==> branch yarrow <==
==> flow/design.v <==
module gain_block( 
	input signed [11:0] ip_data, 
	input ip_clock, 
	input ip_reset, 
	output [11:0] op_data
); 
	parameter signed [11:0] gain = 12'd1024;
	reg signed [11:0] reg_ip_data; 
	always@(posedge ip_clock or negedge ip_reset) begin 
		if(ip_reset == 1'd0) begin 
			reg_ip_data <= 12'd0;
		end else begin  
			reg_ip_data <= ip_data; 
		end 
	end 
	reg signed [11:0] reg_gain;
	wire signed [23:0] wire_gain; 
	assign wire_gain = reg_ip_data * gain;
	always@(posedge ip_clock or negedge ip_reset) begin 
		if(ip_reset == 1'd0) begin 
			reg_gain <= 12'd0;
		end else begin 
			reg_gain <= wire_gain[23:12]; 
		end 
	end 
	assign op_data = reg_gain; 
endmodule 
module abs_block( 
	input signed [11:0] ip_data,
	input ip_clock,
	input ip_reset,
	output [11:0] op_data
); 
	reg signed [11:0] reg_op_abs; 
	always@(posedge ip_clock or negedge ip_reset) begin 
		if(ip_reset == 1'd0) begin 
			reg_op_abs <= 12'd0;
		end else begin 
			if(ip_data < 12'sd0) begin 
				reg_op_abs <= -ip_data;
			end else begin 
				reg_op_abs <= ip_data; 
			end 
		end 
	end 
	assign op_data = reg_op_abs;
endmodule 
module power_estimation(
	input signed [11:0] ip_data,
	input ip_clock,
	input ip_reset,
	output [11:0] op_data
); 
	reg signed [11:0] reg_delay; 
	always@(posedge ip_clock or negedge ip_reset) begin 
		if(ip_reset == 1'd0) begin 
			reg_delay <= 12'd0;
		end else begin 
			reg_delay <= ip_data; 
		end 
	end 
	reg signed [11:0] reg_delay_2; 
	always@(posedge ip_clock or negedge ip_reset) begin 
		if(ip_reset == 1'd0) begin 
			reg_delay_2 <= 12'd0;
		end else begin 
			reg_delay_2 <= reg_delay; 
		end 
	end 
	reg signed [11:0] reg_delay_3; 
	always@(posedge ip_clock or negedge ip_reset) begin 
		if(ip_reset == 1'd0) begin 
			reg_delay_3 <= 12'd0;
		end else begin 
			reg_delay_3 <= reg_delay_2; 
		end 
	end
	reg signed [11:0] reg_delay_4; 
	always@(posedge ip_clock or negedge ip_reset) begin 
		if(ip_reset == 1'd0) begin 
			reg_delay_4 <= 12'd0;
		end else begin 
			reg_delay_4 <= reg_delay_3; 
		end 
	end
	reg signed [11:0] reg_delay_5; 
	always@(posedge ip_clock or negedge ip_reset) begin 
		if(ip_reset == 1'd0) begin 
			reg_delay_5 <= 12'd0;
		end else begin 
			reg_delay_5 <= reg_delay_4; 
		end 
	end
	reg signed [11:0] reg_delay_6; 
	always@(posedge ip_clock or negedge ip_reset) begin 
		if(ip_reset == 1'd0) begin 
			reg_delay_6 <= 12'd0;
		end else begin 
			reg_delay_6 <= reg_delay_5; 
		end 
	end
	reg signed [11:0] reg_delay_7; 
	always@(posedge ip_clock or negedge ip_reset) begin 
		if(ip_reset == 1'd0) begin 
			reg_delay_7 <= 12'd0;
		end else begin 
			reg_delay_7 <= reg_delay_6; 
		end 
	end
	reg signed [11:0] reg_delay_8; 
	always@(posedge ip_clock or negedge ip_reset) begin 
		if(ip_reset == 1'd0) begin 
			reg_delay_8 <= 12'd0;
		end else begin 
			reg_delay_8 <= reg_delay_7; 
		end 
	end
	reg signed [11:0] reg_delay_9; 
	always@(posedge ip_clock or negedge ip_reset) begin 
		if(ip_reset == 1'd0) begin 
			reg_delay_9 <= 12'd0;
		end else begin 
			reg_delay_9 <= reg_delay_8; 
		end 
	end 
	reg signed [11:0] reg_delay_10; 
	always@(posedge ip_clock or negedge ip_reset) begin 
		if(ip_reset == 1'd0) begin 
			reg_delay_10 <= 12'd0;
		end else begin 
			reg_delay_10 <= reg_delay_9; 
		end 
	end
	reg signed [11:0] reg_delay_11; 
	always@(posedge ip_clock or negedge ip_reset) begin 
		if(ip_reset == 1'd0) begin 
			reg_delay_11 <= 12'd0;
		end else begin 
			reg_delay_11 <= reg_delay_10; 
		end 
	end
	reg signed [11:0] reg_delay_12; 
	always@(posedge ip_clock or negedge ip_reset) begin 
		if(ip_reset == 1'd0) begin 
			reg_delay_12 <= 12'd0;
		end else begin 
			reg_delay_12 <= reg_delay_11; 
		end 
	end
	reg signed [11:0] reg_delay_13; 
	always@(posedge ip_clock or negedge ip_reset) begin 
		if(ip_reset == 1'd0) begin 
			reg_delay_13 <= 12'd0;
		end else begin 
			reg_delay_13 <= reg_delay_12; 
		end 
	end
	reg signed [11:0] reg_delay_14; 
	always@(posedge ip_clock or negedge ip_reset) begin 
		if(ip_reset == 1'd0) begin 
			reg_delay_14 <= 12'd0;
		end else begin 
			reg_delay_14 <= reg_delay_13; 
		end 
	end
	reg signed [11:0] reg_delay_15; 
	always@(posedge ip_clock or negedge ip_reset) begin 
		if(ip_reset == 1'd0) begin 
			reg_delay_15 <= 12'd0;
		end else begin 
			reg_delay_15 <= reg_delay_14; 
		end 
	end
	reg signed [11:0] reg_delay_16; 
	always@(posedge ip_clock or negedge ip_reset) begin 
		if(ip_reset == 1'd0) begin 
			reg_delay_16 <= 12'd0;
		end else begin 
			reg_delay_16 <= reg_delay_15; 
		end 
	end 
	reg signed [11:0] reg_delay_17; 
	always@(posedge ip_clock or negedge ip_reset) begin 
		if(ip_reset == 1'd0) begin 
			reg_delay_17 <= 12'd0;
		end else begin 
			reg_delay_17 <= reg_delay_16; 
		end 
	end 
	reg signed [11:0] reg_delay_18; 
	always@(posedge ip_clock or negedge ip_reset) begin 
		if(ip_reset == 1'd0) begin 
			reg_delay_18 <= 12'd0;
		end else begin 
			reg_delay_18 <= reg_delay_17; 
		end 
	end
	reg signed [11:0] reg_delay_19; 
	always@(posedge ip_clock or negedge ip_reset) begin 
		if(ip_reset == 1'd0) begin 
			reg_delay_19 <= 12'd0;
		end else begin 
			reg_delay_19 <= reg_delay_18; 
		end 
	end 
	reg signed [11:0] reg_delay_20; 
	always@(posedge ip_clock or negedge ip_reset) begin 
		if(ip_reset == 1'd0) begin 
			reg_delay_20 <= 12'd0;
		end else begin 
			reg_delay_20 <= reg_delay_19; 
		end 
	end 
	reg signed [11:0] reg_delay_21; 
	always@(posedge ip_clock or negedge ip_reset) begin 
		if(ip_reset == 1'd0) begin 
			reg_delay_21 <= 12'd0;
		end else begin 
			reg_delay_21 <= reg_delay_20; 
		end 
	end
	reg signed [11:0] reg_delay_22; 
	always@(posedge ip_clock or negedge ip_reset) begin 
		if(ip_reset == 1'd0) begin 
			reg_delay_22 <= 12'd0;
		end else begin 
			reg_delay_22 <= reg_delay_21; 
		end 
	end
	reg signed [11:0] reg_delay_23; 
	always@(posedge ip_clock or negedge ip_reset) begin 
		if(ip_reset == 1'd0) begin 
			reg_delay_23 <= 12'd0;
		end else begin 
			reg_delay_23 <= reg_delay_22; 
		end 
	end
	reg signed [11:0] reg_delay_24; 
	always@(posedge ip_clock or negedge ip_reset) begin 
		if(ip_reset == 1'd0) begin 
			reg_delay_24 <= 12'd0;
		end else begin 
			reg_delay_24 <= reg_delay_23; 
		end 
	end
	reg signed [11:0] reg_delay_25; 
	always@(posedge ip_clock or negedge ip_reset) begin 
		if(ip_reset == 1'd0) begin 
			reg_delay_25 <= 12'd0;
		end else begin 
			reg_delay_25 <= reg_delay_24; 
		end 
	end 
	reg signed [11:0] reg_delay_26; 
	always@(posedge ip_clock or negedge ip_reset) begin 
		if(ip_reset == 1'd0) begin 
			reg_delay_26 <= 12'd0;
		end else begin 
			reg_delay_26 <= reg_delay_25; 
		end 
	end 
	reg signed [11:0] reg_delay_27; 
	always@(posedge ip_clock or negedge ip_reset) begin 
		if(ip_reset == 1'd0) begin 
			reg_delay_27 <= 12'd0;
		end else begin 
			reg_delay_27 <= reg_delay_26; 
		end 
	end
	reg signed [11:0] reg_delay_28; 
	always@(posedge ip_clock or negedge ip_reset) begin 
		if(ip_reset == 1'd0) begin 
			reg_delay_28 <= 12'd0;
		end else begin 
			reg_delay_28 <= reg_delay_27; 
		end 
	end 
	reg signed [11:0] reg_delay_29; 
	always@(posedge ip_clock or negedge ip_reset) begin 
		if(ip_reset == 1'd0) begin 
			reg_delay_29 <= 12'd0;
		end else begin 
			reg_delay_29 <= reg_delay_28; 
		end 
	end 
	reg signed [11:0] reg_delay_30; 
	always@(posedge ip_clock or negedge ip_reset) begin 
		if(ip_reset == 1'd0) begin 
			reg_delay_30 <= 12'd0;
		end else begin 
			reg_delay_30 <= reg_delay_29; 
		end 
	end 
	reg signed [11:0] reg_delay_31; 
	always@(posedge ip_clock or negedge ip_reset) begin 
		if(ip_reset == 1'd0) begin 
			reg_delay_31 <= 12'd0;
		end else begin 
			reg_delay_31 <= reg_delay_30; 
		end 
	end 
	reg signed [11:0] reg_sum; 
	wire signed [15:0] wire_sum; 
	assign wire_sum = (ip_data + reg_delay + reg_delay_2 + reg_delay_3 + reg_delay_4 + reg_delay_5 + reg_delay_6 + reg_delay_7 + reg_delay_8 + reg_delay_9 + reg_delay_10
						 + reg_delay_11 + reg_delay_12 + reg_delay_13 + reg_delay_14 + reg_delay_15 + reg_delay_16 + reg_delay_17 + reg_delay_18 + reg_delay_19 + reg_delay_20 
						 + reg_delay_21 + reg_delay_22 + reg_delay_23 + reg_delay_24 + reg_delay_25 + reg_delay_26 + reg_delay_27 + reg_delay_28 + reg_delay_29 + reg_delay_30 + reg_delay_31);
	always@(posedge ip_clock or negedge ip_reset) begin 
		if(ip_reset == 1'd0) begin 
			reg_sum <= 12'd0;
		end else begin 
			reg_sum <= wire_sum[15:4]; 
		end 
	end 
	assign op_data = reg_sum;
endmodule 
module gain_error( 
	input signed [11:0] ip_data, 
	input ip_clock, 
	input ip_reset, 
	output [11:0] op_data
); 
	parameter signed [11:0] reference = 12'd2048; 
	wire signed [11:0] wire_error;  
	reg signed [11:0] reg_error;
	assign wire_error = reference - ip_data;
	always@(posedge ip_clock or negedge ip_reset) begin 
		if(ip_reset == 1'd0) begin 
			reg_error <= 12'd0;
		end else begin 
			reg_error <= wire_error;
		end 
	end 
	assign op_data = reg_error; 
endmodule 
module accumulator( 
	input signed [11:0] ip_data, 
	input ip_clock, 
	input ip_reset, 
	output [11:0] op_data
);  
	reg signed [15:0] reg_sum; 
	reg [4:0] reg_counter;
	always@(posedge ip_clock or negedge ip_reset) begin 
		if(ip_reset == 1'd0) begin 
			reg_sum <= 16'd0; 
			reg_counter <= 5'd0;
		end else begin 
			if(reg_counter == 5'd31) begin 
				reg_sum <= reg_sum;
			end else begin 
				reg_sum <= reg_sum + ip_data; 
			end 
			reg_counter <= reg_counter + 4'd1;
		end 
	end 
	assign op_data = reg_sum[15:4]; 
endmodule 
module product_block(
	input signed [11:0] ip_data, 
	input signed [11:0] ip_data_2,
	input ip_clock, 
	input ip_reset,
	output [11:0] op_data
); 
	reg signed [11:0] reg_product; 
	wire signed [23:0] wire_product; 
	assign wire_product = ip_data * ip_data_2;
	always@(posedge ip_clock or negedge ip_reset) begin 
		if(ip_reset == 1'd0) begin 
			reg_product <= 12'd0;
		end else begin 
			reg_product <= wire_product[23:12]; 
		end 
	end
	assign op_data = reg_product;
endmodule 
module agc_ref_correction(
	input signed [11:0] ip_data, 
	input ip_clock,
	input ip_reset, 
	output [11:0] op_data
); 
	wire signed [11:0] get_op_gain; 
	gain_block gain_block_inst( 
		.ip_data(ip_data), 
		.ip_clock(ip_clock), 
		.ip_reset(ip_reset), 
		.op_data(get_op_gain)
	); 
	wire signed [11:0] get_op_abs; 
	abs_block abs_block_inst(
		.ip_data(get_op_gain), 
		.ip_clock(ip_clock), 
		.ip_reset(ip_reset), 
		.op_data(get_op_abs)
	); 
	wire signed [11:0] get_op_power_est; 
	power_estimation power_estimation_inst( 
		.ip_data(get_op_abs), 
		.ip_clock(ip_clock), 
		.ip_reset(ip_reset), 
		.op_data(get_op_power_est)
	); 
	wire signed [11:0] get_op_gain_error; 
	gain_error gain_error_inst( 
		.ip_data(get_op_power_est), 
		.ip_clock(ip_clock), 
		.ip_reset(ip_reset), 
		.op_data(get_op_gain_error)
	);
	wire signed [11:0] get_op_acc;  
	accumulator accumulator_inst(
		.ip_data(get_op_gain_error), 
		.ip_clock(ip_clock), 
		.ip_reset(ip_reset), 
		.op_data(get_op_acc)
	);
	wire signed [11:0] get_op_product; 
	product_block product_block_inst( 
		.ip_data(ip_data), 
		.ip_data_2(get_op_acc),
		.ip_clock(ip_clock), 
		.ip_reset(ip_reset), 
		.op_data(get_op_product)
	); 
	assign op_data = get_op_product;
endmodule 
==> flow/run.sh <==
#!/bin/bash
# the make line also repeats each setting of config.mk as NAME=value (left out here)
make -C /OpenROAD-flow-scripts/flow DESIGN_CONFIG=/design/flow/config.mk WORK_HOME=/design/flow/orfs CLKGATE_MAP_FILE= finish
==> flow/config.mk <==
export PLATFORM = sky130hd
export DESIGN_NAME = agc_ref_correction
export DESIGN_NICKNAME = agc_ref_correction
export VERILOG_FILES = /design/flow/design.v
export SDC_FILE = /design/flow/constraint.sdc
export NUM_CORES = 4
export LEC_CHECK = 0
export CAP_MARGIN = 20
export CORE_MARGIN = 2
export CORE_UTILIZATION = 72
export CTS_CLUSTER_SIZE = 43
export PLACE_DENSITY = 0.79
export SETUP_SLACK_MARGIN = 0.22
export SLEW_MARGIN = 20
==> flow/constraint.sdc <==
create_clock -name core_clock -period 7.83 [get_ports {ip_clock}]
set_input_delay 1.5660 -clock core_clock [delete_from_list [all_inputs] [get_ports {ip_clock}]]
set_output_delay 1.5660 -clock core_clock [all_outputs]
set_load 0.01 [all_outputs]
==> inputs of branch zinc, as changes to branch yarrow <==
ABC_AREA = 1   (was unset)
CTS_CLUSTER_SIZE = unset   (was 43)
GPL_ROUTABILITY_DRIVEN = 0   (was unset)
PLACE_DENSITY = unset   (was 0.79)
PLACE_DENSITY_LB_ADDON = 0.01   (was unset)
SETUP_SLACK_MARGIN = unset   (was 0.22)
==> flow/constraint.sdc (replaced) <==
create_clock -name core_clock -period 6.16 [get_ports {ip_clock}]
set_input_delay 1.2320 -clock core_clock [delete_from_list [all_inputs] [get_ports {ip_clock}]]
set_output_delay 1.2320 -clock core_clock [all_outputs]
set_load 0.01 [all_outputs]
==> inputs of branch pepper, as changes to branch yarrow <==
ABC_AREA = 1   (was unset)
CTS_CLUSTER_SIZE = 72   (was 43)
GPL_ROUTABILITY_DRIVEN = 0   (was unset)
HOLD_SLACK_MARGIN = 0.3   (was unset)
PLACE_DENSITY = unset   (was 0.79)
PLACE_DENSITY_LB_ADDON = 0.01   (was unset)
SETUP_SLACK_MARGIN = -0.21   (was 0.22)
==> flow/constraint.sdc (replaced) <==
create_clock -name core_clock -period 4.44 [get_ports {ip_clock}]
set_input_delay 0.8880 -clock core_clock [delete_from_list [all_inputs] [get_ports {ip_clock}]]
set_output_delay 0.8880 -clock core_clock [all_outputs]
set_load 0.01 [all_outputs]
==> results <==
Run status: branch yarrow complete, no violations; branch zinc complete, but fails checks; branch pepper complete, but fails checks
Violated checks: branch yarrow -; branch zinc negative setup slack; branch pepper negative setup slack
Worst max-slew margin expressed relative to the limit: branch yarrow 0.333; branch zinc 0.345; branch pepper 0.452
Layout clock buffers: branch yarrow 66; branch zinc 69; branch pepper 67
Measured slew at the worst slew-check pin: branch yarrow 1.00 ns; branch zinc 0.983 ns; branch pepper 0.823 ns
Final total negative setup slack: branch yarrow 0 ns; branch zinc -5.66 ns; branch pepper -31.17 ns
Worst path slowest cell: branch yarrow sky130_fd_sc_hd__fa_1; branch zinc sky130_fd_sc_hd__fa_2; branch pepper sky130_fd_sc_hd__fa_2
Reg-to-reg setup timing slack: branch yarrow 0.32 ns; branch zinc -0.66 ns; branch pepper -2.50 ns
Worst slack after detailed placement: branch yarrow 0.239 ns; branch zinc -0.522 ns; branch pepper -2.20 ns
WP buf/inv: branch yarrow 6; branch zinc 4; branch pepper 4
Chip Width: branch yarrow 202 um; branch zinc 206 um; branch pepper 206 um
CP Launch Point: branch yarrow power_estimation_inst.reg_delay[0]; branch zinc abs_block_inst.reg_op_abs[3]; branch pepper power_estimation_inst.reg_delay[2]
Inverter count: branch yarrow 624; branch zinc 753; branch pepper 753
Cell area after layout: branch yarrow 30900 um2; branch zinc 33300 um2; branch pepper 35000 um2
Top fanout value on the critical path: branch yarrow 3; branch zinc 5; branch pepper 5
Via count of the first global-routing pass: branch yarrow 17900; branch zinc 20300; branch pepper 21700
Data arrival time at the worst-slack endpoint: branch yarrow 8.01 ns; branch zinc 7.30 ns; branch pepper 7.42 ns
Floorplan core area: branch yarrow 38600 um2; branch zinc 39900 um2; branch pepper 39900 um2
Chip Height: branch yarrow 202 um; branch zinc 206 um; branch pepper 206 um
Synthesized area per cell: branch yarrow 12.8 um2; branch zinc 11.4 um2; branch pepper 11.4 um2
Insertion Delay late pin: branch yarrow 0.59 ns; branch zinc 0.60 ns; branch pepper 0.60 ns
Standard-cell row count: branch yarrow 72; branch zinc 73; branch pepper 73
Met3 track demand over resource in global routing: branch yarrow 0.0366; branch zinc 0.0385; branch pepper 0.0458
Avg WL per Cell: branch yarrow 17.9 um; branch zinc 18.2 um; branch pepper 20.5 um
Tally of non-filler cells in the final layout: branch yarrow 2813; branch zinc 3280; branch pepper 3413
Clock-cell share of area: branch yarrow 0.0544; branch zinc 0.0538; branch pepper 0.0470
Number of tap cells inserted: branch yarrow 518; branch zinc 525; branch pepper 525
